Setup of north:
Design SimulatedDevice, start of the top module:
module SimulatedDevice(
    input[1:0] global_state,
    input sys_clk,
    input rx,
    output tx,
    input turn_left_signal,
    input turn_right_signal,
    input move_forward_signal,
    input move_backward_signal,
    input place_barrier_signal,
    input destroy_barrier_signal,
    input rst,
    input clutch,
    input throttle,
    input brake,
    input power_on,
    input power_off,
    output front_detector,
    output back_detector,
    output left_detector,
    output right_detector,
    output move_backward_light,
    output move_forward_light,
    output turn_left_light,
    output turn_right_light,
    output power_light,
    output reg [2:0] state_light,
    output reg [3:0] moving_light,
    output [7:0] seg1,
    output [7:0] seg2,
    output [7:0] an
    );
For scale: about 470 flip-flops.
clock: 15.1 ns
lec_check: 0
cap_margin: 5
core_margin: 2
core_utilization: 70
cts_cluster_size: 80
hold_slack_margin: -0.09
max_routing_layer: met4
setup_slack_margin: 3.92
slew_margin: 20
run.sh (not shown) runs the stock make flow with config.mk's settings and CLKGATE_MAP_FILE=.
north did not finish; the tool stopped in global routing (5_1_grt) with error GRT-0232.
[inputs] south vs north
Settings: setting ABC_AREA to 1 for the first time; removing CTS_CLUSTER_SIZE (formerly 80); changing CAP_MARGIN from 5 to 20; removing HOLD_SLACK_MARGIN (formerly -0.09); changing CORE_UTILIZATION from 70 to 52; removing SETUP_SLACK_MARGIN (formerly 3.92); removing MAX_ROUTING_LAYER (formerly met4); changing the clock period (ns, I/O delays scaled along) from 15.1 to 18.9.
Die: south bigger than north. Compared with north, in south synthesized cell count shows an increase of 8.1%, number of buffers created by CTS shows an increase of about 10%, synthesized area shows a reduction of about 6%. Relative to north, starting utilization of the core area has gone down in south. south against north: portion of the post-synthesis area used by sequential elements rose by 1.8 points, multiplexer share of the synthesized area fell by 3.8 points. south reached the final stage; the timing, DRC and antenna checks on its layout passed.
The following lists how east was set up differently from south:
Settings: CORE_UTILIZATION now 72, was 52; PLACE_DENSITY now 0.42, previously not set; CTS_CLUSTER_DIAMETER now 361, previously not set; the clock period (ns, I/O delays scaled along) now 17.3, was 18.9.
--- outcome ---
In summary, east completed successfully, with a layout that passed the timing, DRC and antenna checks.
Compared with south, east shows a lower well-tap cell count.
Delta (east minus south): total chip power climbed 5.2%, area after synthesis barely changed, part of the power in combinational logic climbed 0.2 points, overall via count from detail_route climbed 1650.
Cell area | east vs south | east larger
east vs south — die area dropped by more than a quarter
Met1 routed wirelength after detailed routing, south and east: smaller value in east
east: final period utilization is 2.4 points higher than what south reported.
Logic area was lower in south than in east.
east: number of placed instances, taps included 124 below south
Run comparison: south cell type of the slowest stage on the worst timing path clkdlybuf4s50_1; east cell type of the slowest stage on the worst timing path o21ai_1
The inputs of west differ from those of east as listed below.
Settings: swapping 72 for 41 in CORE_UTILIZATION; clearing ABC_AREA, which used to be 1; clearing PLACE_DENSITY, which used to be 0.42; clearing CTS_CLUSTER_DIAMETER, which used to be 361; swapping 17.3 for 23.9 in the clock period (ns, I/O delays scaled along).
Notes after the runs:
- Share of the clock period used by the worst path after layout, east and west, higher one = east.
- Summary: with east as the reference, final estimated routing congestion in global placement in west moved down by a little under 10%.
- The xor/xnor share of the synthesized area reported for west is greater than that of east by 6.5 points.
Modified inputs, middle compared to west
Settings: CORE_UTILIZATION now 18, was 41; the clock period (ns, I/O delays scaled along) now 39.5, was 23.9.
Notes after the runs:
- Between west and middle, the critical path buffer and inverter count is lower for west.
- Compared middle vs west, and worst setup slack after layout is up in middle.
- [compare] base=west new=middle: routability-driven placement congestion ratio moved down; critical path depth in cells moved up.


== JK ==
Starting RTL as in the previous note.
Settings: LEC_CHECK=0, ABC_AREA=1, CAP_MARGIN=20, CORE_MARGIN=2, CORE_UTILIZATION=72, CTS_CLUSTER_DIAMETER=233, CTS_CLUSTER_SIZE=48, PLACE_DENSITY_LB_ADDON=0.16, SETUP_SLACK_MARGIN=4.02, SLEW_MARGIN=20; clock period 13.6 ns.
JK did not finish; a tool error ended it in global routing (5_1_grt).
Inputs modified between JK and MS:
Settings: PLACE_DENSITY: unset -> 0.62; PLACE_DENSITY_LB_ADDON: 0.16 -> unset; SETUP_SLACK_MARGIN: 4.02 -> -1.04; CAP_MARGIN: 20 -> 5; CTS_CLUSTER_DIAMETER: 233 -> 268; CTS_CLUSTER_SIZE: 48 -> unset.
The flow for MS finished, though final verification flagged setup timing. JK → MS: fraction of the mapped netlist area in simple logic gates now sits at about the same level; number of buffers inserted by post-CTS setup repair now sits lower; TritonCTS buffer count now sits higher; count of cells resized by post-cts repair now sits lower; routability-driven placement congestion ratio now sits at about the same level. MS -> JK: multiplexer share of the synthesized area delta 0, exact match. Compared with JK, MS shows instance area at placement that has gone down slightly.
Modified inputs, AL compared to MS
Settings: CORE_UTILIZATION now 40, was 72; PLACE_DENSITY no longer set, was 0.62; CAP_MARGIN now 20, was 5; CTS_CLUSTER_DIAMETER no longer set, was 268; SETUP_SLACK_MARGIN no longer set, was -1.04; ABC_AREA no longer set, was 1; the clock period (ns, I/O delays scaled along) now 23.9, was 13.6.
Notes after the runs:
AL: done, clean on timing, DRC and antenna. Between MS and AL, number of distinct standard cells referenced by the synthesized netlist is lower for MS, AL comes in above that. Diff MS -> AL: leakage power -about 33%; share of the core filled with cells in the final layout -48 points; post-synthesis instance area +about 7%; total routing resource utilization after global routing -18 points; total power -about 45%. Going from MS to AL, total non-filler cell area in the finished layout shrinks by about 6.6%. The multi-input combinational cell count in MS is 0.942 times that in AL. [compare] base=MS new=AL: placed wire-length estimate grew by about 4.7%; instance tally after logic synthesis -368.
Changes in TR relative to AL:
Settings: ABC_AREA: unset -> 1; CORE_UTILIZATION: 40 -> 65; SETUP_SLACK_MARGIN: unset -> -1.04; the clock period (ns, I/O delays scaled along): 23.9 -> 16.3.
## What came out
TR vs AL: number of unique standard cell types used by synthesis down by more than a quarter
Part of the power in combinational logic: TR and AL compared, higher one is TR
Met2 routed wirelength (lower): TR
Compared with AL, in TR synthesized cell count went up; number of buffers created by CTS moved up; non-clock buffer share of cell area up 5.7 points; register fraction of the total cell area rose by 0.30 points.
Looking at beginning of the critical path, the global_state[0] result is from AL; the global_state[1] one comes from TR.
| number of instances in the placed design | TR vs AL | 304 higher |
Compared with AL, in TR clock skew after layout -0.026 ns; clock share of power shrank by 2.2 points; net switching power figure saw an increase.
--- input diff TR..PW ---
Settings: an added CTS_CLUSTER_DIAMETER of 268; a change of CORE_UTILIZATION from 65 to 72; a change of the clock period (ns, I/O delays scaled along) from 16.3 to 13.6.
[summary]
PW: all stages done; final checks FAILED (setup timing). Delta (PW minus TR): register share of the cell area went down 1.9 points; worst hold slack went up 0.0039 ns; global-route wire length before repair went up about 18%. [compare] base=TR new=PW: area figure in the yosys stat output held; sequential cell count held. Changes observed in PW relative to TR: floorplan core area now sits lower, clock-buffer cell count fell 11%. PW: detailed-route wire length 75% above TR. TR ended up with met4 as its highest layer used for signal routing; PW ended up with met5. The floorplan core density of PW is higher than that of TR. Power came out higher on PW than on TR.
No activity file was given, so power comes from the tool's default toggle rates.
